## alpha
==> flow/design.v (excerpt) <==
module breakout(
		input clk,
		input reset_button,
		input start_button,
		input left_button,
		input right_button,
		input ball_tick,
		input paddle_tick,
		output [5:0] RGB,
		output hsync,
		output vsync,
		output [3:0] tono
    );
For scale: roughly 4900 cells after synthesis, roughly 19 I/O pins, ~32000 µm² of cells after synthesis.
export LEC_CHECK = 0
export ABC_AREA = 1
export CAP_MARGIN = 30
export CELL_PAD_IN_SITES_DETAIL_PLACEMENT = 1
export CELL_PAD_IN_SITES_GLOBAL_PLACEMENT = 1
export CORE_ASPECT_RATIO = 1.18
export CORE_MARGIN = 8
export CORE_UTILIZATION = 40
export CTS_CLUSTER_DIAMETER = 101
export CTS_CLUSTER_SIZE = 52
export GPL_TIMING_DRIVEN = 0
export HOLD_SLACK_MARGIN = 0.02
export MAX_ROUTING_LAYER = met4
export SETUP_SLACK_MARGIN = 1.68
export SLEW_MARGIN = 40
create_clock -name core_clock -period 40.0 [get_ports {clk}]
run.sh (not shown) runs the stock make flow with config.mk's settings and CLKGATE_MAP_FILE=.
Input changes introduced in beta (baseline for comparison: alpha):
Settings: HOLD_SLACK_MARGIN removed (was 0.02); ABC_AREA removed (was 1); CORE_MARGIN changed from 8 to 2; SLEW_MARGIN changed from 40 to 20; CTS_CLUSTER_SIZE removed (was 52); MAX_ROUTING_LAYER removed (was met4); GPL_TIMING_DRIVEN removed (was 0); CORE_ASPECT_RATIO removed (was 1.18); CTS_CLUSTER_DIAMETER removed (was 101); CELL_PAD_IN_SITES_GLOBAL_PLACEMENT removed (was 1); CAP_MARGIN changed from 30 to 20; CELL_PAD_IN_SITES_DETAIL_PLACEMENT removed (was 1); SETUP_SLACK_MARGIN changed from 1.68 to 5.0; the clock period (ns, I/O delays scaled along) changed from 40.0 to 22.0.
Results
Every run (beta and alpha) finished clean.
beta vs alpha, total power went up by 45%.
beta: global-route usage lower than alpha
Endpoint of the most critical setup path: bola.ball_x_q[9]$_SDFFE_PP0P_ -> beta, bola.ball_y_q[9]$_SDFFE_PP0P_ -> alpha
Between beta and alpha, worst hold margin is lower for beta, alpha comes in above that.
Of beta and alpha, the higher cell count belongs to alpha.
Against alpha, beta reports a number of distinct standard cells referenced by the synthesized netlist that is higher.
beta ends up with a total of fill cells in the finished design that is about 23% lower than in alpha.

Setup of sierra:
Starting RTL as in the previous note.
==> flow/config.mk <==
export PLATFORM = sky130hd
export DESIGN_NAME = breakout
export DESIGN_NICKNAME = breakout
export VERILOG_FILES = /design/flow/design.v
export SDC_FILE = /design/flow/constraint.sdc
export NUM_CORES = 4
export LEC_CHECK = 0
export CAP_MARGIN = 20
export CELL_PAD_IN_SITES_DETAIL_PLACEMENT = 0
export CELL_PAD_IN_SITES_GLOBAL_PLACEMENT = 0
export CORE_ASPECT_RATIO = 0.97
export CORE_MARGIN = 2
export CORE_UTILIZATION = 71
export CTS_CLUSTER_DIAMETER = 37
export GPL_ROUTABILITY_DRIVEN = 0
export PLACE_DENSITY_LB_ADDON = 0.2
export SLEW_MARGIN = 20
export TNS_END_PERCENT = 5
==> flow/constraint.sdc <==
create_clock -name core_clock -period 21.4 [get_ports {clk}]
set_input_delay 4.2800 -clock core_clock [delete_from_list [all_inputs] [get_ports {clk}]]
set_output_delay 4.2800 -clock core_clock [all_outputs]
set_load 0.01 [all_outputs]
sierra has completed all stages; timing, DRC and antenna checks passed.
The inputs of garnet differ from those of sierra as listed below.
- CTS_CLUSTER_DIAMETER removed (was 37)
- SETUP_SLACK_MARGIN newly set to 0.94
- PLACE_DENSITY_LB_ADDON removed (was 0.2)
- CAP_MARGIN changed from 20 to 0
- CORE_UTILIZATION changed from 71 to 72
- CORE_ASPECT_RATIO removed (was 0.97)
- GPL_ROUTABILITY_DRIVEN removed (was 0)
- TNS_END_PERCENT removed (was 5)
- CELL_PAD_IN_SITES_GLOBAL_PLACEMENT removed (was 0)
- PLACE_DENSITY newly set to 0.39
- CELL_PAD_IN_SITES_DETAIL_PLACEMENT removed (was 0)
- ABC_AREA newly set to 1
- the clock period (ns, I/O delays scaled along) changed from 21.4 to 12.5
garnet falls short of sierra in worst setup slack. garnet — sequential share of layout area 0.27 points lower, sierra as reference. Summary: with sierra as the reference, number of distinct library cell variants in the gate-level netlist after synthesis in garnet moved down by more than a quarter. Changes observed in garnet relative to sierra: sequential power saw an increase; design area shows an increase of about 1.4%; horizontal extent of the die moved down. From sierra to garnet the numbers moved as follows: wire length up about 3.6%, arrival time at the worst endpoint fell 7.17 ns, combinational power went up 210%. Power share of the combinational group was lower in the run labelled sierra. On garnet: maximum frequency is about 60% higher than what sierra gave.
> inputs changed (garnet -> juniper)
- CTS_CLUSTER_DIAMETER newly set to 285
- CORE_UTILIZATION changed from 72 to 65
- PLACE_DENSITY removed (was 0.39)
- CAP_MARGIN changed from 0 to 15
- SETUP_SLACK_MARGIN removed (was 0.94)
- the clock period (ns, I/O delays scaled along) changed from 12.5 to 12.2
Results
- Looking only at final cell count, and setting everything else aside, the lower value of juniper and garnet goes to garnet.
- [compare] base=garnet new=juniper: cell area after layout shrank by about 1.6%; cell area reported after detailed placement grew by 230 sq um; number of non-clock buffers shrank by 11%; fraction of area in multi-input gates shrank by 0.46 points; first-iteration detailed-routing DRC count shrank by about 30%.
- juniper vs. garnet: first-pass GRT wire length went down by 3.5%.
- Re share of total power consumed by net switching: juniper and garnet aren't equal, and the lower value belongs to juniper.
- juniper vs garnet, worst setup slack after placement went up by 0.12 ns.
- On global-route usage, the lower figure sits with juniper, not garnet.

== exp/delta ==
Starting RTL as in the previous note.
==> flow/config.mk <==
export PLATFORM = sky130hd
export DESIGN_NAME = breakout
export DESIGN_NICKNAME = breakout
export VERILOG_FILES = /design/flow/design.v
export SDC_FILE = /design/flow/constraint.sdc
export NUM_CORES = 4
export LEC_CHECK = 0
export ABC_AREA = 0
export CAP_MARGIN = 35
export CELL_PAD_IN_SITES_GLOBAL_PLACEMENT = 3
export CORE_ASPECT_RATIO = 0.91
export CORE_MARGIN = 2
export CORE_UTILIZATION = 35
export CTS_CLUSTER_SIZE = 57
export GPL_ROUTABILITY_DRIVEN = 1
export GPL_TIMING_DRIVEN = 1
export MAX_ROUTING_LAYER = met4
export MIN_ROUTING_LAYER = met2
export SLEW_MARGIN = 25
==> flow/constraint.sdc <==
create_clock -name core_clock -period 13.5 [get_ports {clk}]
set_input_delay 2.7000 -clock core_clock [delete_from_list [all_inputs] [get_ports {clk}]]
set_output_delay 2.7000 -clock core_clock [all_outputs]
set_load 0.01 [all_outputs]
[flow] exp/delta | stages: complete | final checks: fail | reason: design-rule violations, negative setup slack
What exp/xenon does differently from exp/delta at the input level:
# exp/delta
export LEC_CHECK = 0
export ABC_AREA = 0
export CAP_MARGIN = 35
export CELL_PAD_IN_SITES_GLOBAL_PLACEMENT = 3
export CORE_ASPECT_RATIO = 0.91
export CORE_MARGIN = 2
export CORE_UTILIZATION = 35
export CTS_CLUSTER_SIZE = 57
export GPL_ROUTABILITY_DRIVEN = 1
export GPL_TIMING_DRIVEN = 1
export MAX_ROUTING_LAYER = met4
export MIN_ROUTING_LAYER = met2
export SLEW_MARGIN = 25
create_clock -name core_clock -period 13.5 [get_ports {clk}]
# exp/xenon
export LEC_CHECK = 0
export ABC_AREA = 1
export CAP_MARGIN = 20
export CORE_MARGIN = 2
export CORE_UTILIZATION = 71
export SLEW_MARGIN = 20
create_clock -name core_clock -period 23.1 [get_ports {clk}]
## What came out
- Per the final summary, exp/xenon finished and its layout is clean on timing, DRC and antenna.
- Comparing exp/delta and exp/xenon, the lower power dissipated by switching net loads is on exp/xenon.
- From exp/delta to exp/xenon the numbers moved as follows: share of power burned in the clock network now smaller, clock buffer count from CTS now smaller, flop share of the area now larger, share of synthesized registers carrying an async set or reset comparable.
- Global routing usage summed across all routing layers on exp/xenon is down relative to exp/delta.
- Part of the power in combinational logic was lower in the run labelled exp/delta.
Input changes introduced in exp/ember (baseline for comparison: exp/xenon):
# exp/xenon
export LEC_CHECK = 0
export ABC_AREA = 1
export CAP_MARGIN = 20
export CORE_MARGIN = 2
export CORE_UTILIZATION = 71
export SLEW_MARGIN = 20
create_clock -name core_clock -period 23.1 [get_ports {clk}]
# exp/ember
export LEC_CHECK = 0
export ABC_AREA = 1
export CAP_MARGIN = 20
export CORE_MARGIN = 2
export CORE_UTILIZATION = 72
export PLACE_DENSITY_LB_ADDON = 0.02
export SETUP_SLACK_MARGIN = 1.02
export SLEW_MARGIN = 20
create_clock -name core_clock -period 12.2 [get_ports {clk}]
## What came out
- Met1 usage: exp/ember > exp/xenon
- Summary — count of buffer and inverter cells on the critical path, exp/ember relative to exp/xenon: higher, by 5.
- Critical path depth, exp/ember vs exp/xenon: up by more than a quarter
- When the final numbers for exp/ember and exp/xenon were put side by side, the die span in x turned out to be greater in exp/xenon.
- The higher non-clock buffer count came out of exp/ember.
- Compared to exp/xenon, exp/ember has worst setup slack 5930 ps lower.
- On exp/ember: total power consumption of the routed design is about 130% higher than what exp/xenon gave.
What exp/quartz does differently from exp/ember at the input level:
# exp/ember
export LEC_CHECK = 0
export ABC_AREA = 1
export CAP_MARGIN = 20
export CORE_MARGIN = 2
export CORE_UTILIZATION = 72
export PLACE_DENSITY_LB_ADDON = 0.02
export SETUP_SLACK_MARGIN = 1.02
export SLEW_MARGIN = 20
create_clock -name core_clock -period 12.2 [get_ports {clk}]
# exp/quartz
export LEC_CHECK = 0
export CAP_MARGIN = 20
export CORE_MARGIN = 2
export CORE_UTILIZATION = 66
export CTS_CLUSTER_SIZE = 37
export SLEW_MARGIN = 20
export TNS_END_PERCENT = 5
create_clock -name core_clock -period 36.1 [get_ports {clk}]
Findings:
exp/ember: flow completed, timing, DRC and antenna clean
Every stage of the flow completed for exp/quartz, and the final layout passed the timing, design-rule and antenna checks.
Path type of the worst setup path: in -> reg -> exp/quartz, reg -> reg -> exp/ember
Against exp/ember as the reference, exp/quartz delivers a lower logic gate share of total power.
[compare] base=exp/ember new=exp/quartz: post-synth area from yosys stat rose 1.3%, area growth from synthesis to layout shows a reduction of 5.9 points, register-to-register slack went up 16,730 ps, power in sequential cells went down 68%.
| hold slack | higher: exp/ember |
exp/quartz against exp/ember; overall power after layout is down by more than half.
Power is estimated from default activity; no workload was simulated.
